Design mips16_core, start of the top module:
module mips16_core(
	input clk,
	input rst,  
	output [9:0] imem_addr,
	input [15:0] imem_rdata,
	output [9:0] dmem_addr,
	output dmem_we,
	output [15:0] dmem_wdata,
	input [15:0] dmem_rdata,
	input [15:0] in_data,
	output rf_we,
	output [4:0] rf_waddr,
	output [15:0] rf_wdata
	);
	wire ramWriteEN, regWriteEN, ZFlag, JFlag;
	wire [1:0] selA, selB, selC;
	wire [15:0] muxAout, muxBout, muxCout;
	wire [9:0] Caddr, ramAddress;
	wire [15:0] Instruction;
	wire [15:0] regAdata, regBdata;
	wire [3:0] ALUop;
	wire [15:0] ALUout;
	wire [9:0] Immediate;
	wire [15:0] ramBdata;
	wire [4:0] regAread, regBread, regwrite;
	wire [1:0] microcount;
	microcounter micro(.clk(clk), .Clear(rst), .count(microcount));
	wire ramclk = (microcount == 2'b00);  
	wire regclk = (microcount == 2'b01);  
	wire instrclk = (microcount == 2'b10);  
	PCOUNTER programcounter(
		.clk(clk),
		.En(instrclk),
		.Jaddr(muxBout[9:0]),  
		.Jflag(JFlag),
		.Caddr(Caddr),
		.Clear(rst)
		);
	assign imem_addr = Caddr;
	assign Instruction = imem_rdata;
	CTRLUNIT controlunit(
		.Instruction(Instruction),  
		.ZFlag(ZFlag),  
		.JFlag(JFlag),
		.RamWriteEN(ramWriteEN),
		.RamAddr(ramAddress),
		.ALUCtrl(ALUop),
		.RegWriteEN(regWriteEN),
		.RegWriteAddr(regwrite),
		.RegAddrA(regAread),
		.RegAddrB(regBread),
		.Immediate(Immediate),
		.MuxA(selA),
		.MuxB(selB),
		.MuxC(selC)
		);
	MUX3 muxA(
		.Ain(regAdata),
		.Bin({6'd0, Caddr}),
		.Cin(in_data),
		.Select(selA),
		.Output(muxAout)
		);
	MUX3 muxB(
		.Ain(regBdata),
		.Bin(ramBdata),
		.Cin({6'd0, Immediate}),
		.Select(selB),
		.Output(muxBout)
		);
	MUX3 muxC(
		.Ain({6'd0, Caddr}),
		.Bin({6'd0, ramAddress}),
		.Cin(muxAout),
		.Select(selC),
		.Output(muxCout)
		);
	ALU arithmaticlogic(
		.Ain(muxAout),  
  ...
For scale: about 6400 cells after synthesis, about 550 flip-flops, ~110 I/O pins.
clock: 23.2 ns
lec_check: 0
abc_area: 1
cap_margin: 20
core_margin: 2
core_utilization: 72
cts_cluster_diameter: 400
cts_cluster_size: 10
place_density: 0.36
slew_margin: 20
run.sh (not shown) runs the stock make flow with config.mk's settings and CLKGATE_MAP_FILE=.
The baseline aborted during global routing (GRT-0116).
Next try:
ABC_AREA = not set   (was 1)
CORE_UTILIZATION = 65   (was 72)
CTS_CLUSTER_DIAMETER = not set   (was 400)
CTS_CLUSTER_SIZE = not set   (was 10)
MAX_ROUTING_LAYER = met4   (was not set)
PLACE_DENSITY = not set   (was 0.36)
clock period = 36.8 ns   (was 23.2 ns; I/O delays follow)
What happened: The new run stopped in global routing, error GRT-0232. Die size rises by 12%. Synthesized area came out higher by 1.7%. Synthesized cell count shrinks by 14%.
Next try:
ABC_AREA = 1   (was not set)
CORE_UTILIZATION = 58   (was 65)
MAX_ROUTING_LAYER = not set   (was met4)
clock period = 36.5 ns   (was 36.8 ns; I/O delays follow)
=>
- The new run finished but fails on setup timing
- synthesized area is lower by 1.6%
- die area is higher by 10%
- synthesized cell count is higher by 16%
Next try:
ABC_AREA = not set   (was 1)
CORE_UTILIZATION = 50   (was 58)
HOLD_SLACK_MARGIN = 0.3   (was not set)
clock period = 36.1 ns   (was 36.5 ns; I/O delays follow)
The new run finished but fails on setup timing.
Global-route usage increases by 2.2 points.
Sequential cell count does not change.
Routed wire length increases by 18%.
Clock-buffer cell count increases by 7.
Die size increases by 18%.
Utilization decreases by 11 points.
Worst setup slack got worse by 3.4 ns.
Next try:
CORE_UTILIZATION = 66   (was 50)
HOLD_SLACK_MARGIN = not set   (was 0.3)
MAX_ROUTING_LAYER = met4   (was not set)
clock period = 40.9 ns   (was 36.1 ns; I/O delays follow)
Result: This time the run failed in global routing (GRT-0232); synthesized cell count stays the same; die area decreases by 24%; synthesized area stays the same.
Next try:
ABC_AREA = 1   (was not set)
CORE_UTILIZATION = 40   (was 66)
GPL_ROUTABILITY_DRIVEN = 0   (was not set)
MAX_ROUTING_LAYER = not set   (was met4)
TNS_END_PERCENT = 10   (was not set)
clock period = 60.1 ns   (was 40.9 ns; I/O delays follow)
- This time the run completed without violations
- synthesized cell count rose by 16%
- die area increases by 61%
- area after synthesis came out lower by 1.6%

---

Setup of before:
Starting RTL as in the previous note.
clock: 37.6 ns
lec_check: 0
cap_margin: 5
cell_pad_in_sites_global_placement: 1
core_margin: 2
core_utilization: 40
gpl_timing_driven: 0
max_routing_layer: met4
min_routing_layer: met2
slew_margin: 10
tns_end_percent: 10
Tool error GRT-0116 stopped before during global routing (5_1_grt); no final results.
Input changes introduced in after (baseline for comparison: before):
- clearing MAX_ROUTING_LAYER, which used to be met4
- clearing GPL_TIMING_DRIVEN, which used to be 0
- swapping 5 for 20 in CAP_MARGIN
- swapping 10 for 20 in SLEW_MARGIN
- clearing CELL_PAD_IN_SITES_GLOBAL_PLACEMENT, which used to be 1
- clearing TNS_END_PERCENT, which used to be 10
- clearing MIN_ROUTING_LAYER, which used to be met2
- swapping 37.6 for 28.0 in the clock period (ns, I/O delays scaled along)
Notes after the runs:
after: complete, dirty (setup timing)
Compared with before, after shows a lower final RePlAce weighted congestion.
What after reported for total clock buffers created by CTS has to be multiplied by 1.09 to get the figure for before.
Summary: with before as the reference, tally of buffers added on design ports in after moved up by a few percent.

---

v15:
Starting RTL as in the previous note.
clock: 13.0 ns
lec_check: 0
abc_area: 1
cap_margin: 20
core_margin: 2
core_utilization: 72
cts_cluster_size: 15
hold_slack_margin: 0.3
place_density_lb_addon: 0.05
setup_slack_margin: 3.6
slew_margin: 20
v15 never completed, since it errored out during global routing.
The inputs of v27 differ from those of v15 as listed below.
- ABC_AREA: 1 -> unset
- HOLD_SLACK_MARGIN: 0.3 -> unset
- CORE_UTILIZATION: 72 -> 47
- SETUP_SLACK_MARGIN: 3.6 -> unset
- CTS_CLUSTER_SIZE: 15 -> unset
- PLACE_DENSITY_LB_ADDON: 0.05 -> unset
- the clock period (ns, I/O delays scaled along): 13.0 -> 32.2
Notes after the runs:
Looking only at fraction of the mapped netlist area in adder cells, and setting everything else aside, the lower value of v27 and v15 goes to v27.
v27 against v15: number of buffers inserted to repair setup after CTS decreased about 60%; register bit count reported by yosys essentially unchanged; fraction of the core area occupied by cells at floorplan decreased 25 points; yosys stat chip area increased 780 um^2.
v27 -> stages 100% | layout checks FAIL | negative setup slack
Input-level comparison between v52 and v27:
- setting ABC_AREA to 1 for the first time
- setting PLACE_DENSITY to 0.77 for the first time
- changing CORE_UTILIZATION from 47 to 72
- setting CTS_CLUSTER_DIAMETER to 400 for the first time
- changing the clock period (ns, I/O delays scaled along) from 32.2 to 23.2
--- outcome ---
The remaining runs in v27 and v52 completed every stage, whereas v52 halted early. Finished, but not clean: v27, with negative setup slack. Re level count of the clock H-tree: no difference whatsoever between v52 and v27. Looking at total placed cells including tap cells across v27 and v52, the one that comes out higher is v52. Number of rows created at floorplan ended up 23 lower on v52 than on v27. From v27 to v52 the numbers moved as follows: Yosys chip area decreased about 1.6%, number of cells produced by synthesis saw an increase.
The inputs of v36 differ from those of v52 as listed below.
- PLACE_DENSITY_LB_ADDON now 0.05, previously not set
- CTS_CLUSTER_DIAMETER no longer set, was 400
- PLACE_DENSITY no longer set, was 0.77
- SETUP_SLACK_MARGIN now 3.6, previously not set
- CTS_CLUSTER_SIZE now 15, previously not set
- the clock period (ns, I/O delays scaled along) now 13.3, was 23.2
==> results <==
- v36 failed in global routing with GRT-0116.
- Comparing v52 against v36, there is no change at all in post-synthesis compound-gate area fraction.
- Diff v52..v36 | die outline area | unchanged
- Reported for v36 and v52, maximum root-to-sink buffer count turned out identical to the last digit.
- Cell total in the yosys stat output: v36 vs v52 identical
- v52 -> v36: cell total after placement flat
- From v36 to v52, number of I/O pins did not move at all.
- Comparing v52 with v36, the fraction of the mapped netlist area in adder cells came out essentially unchanged.
- In terms of placed instance area, v36 and v52 differ only marginally.
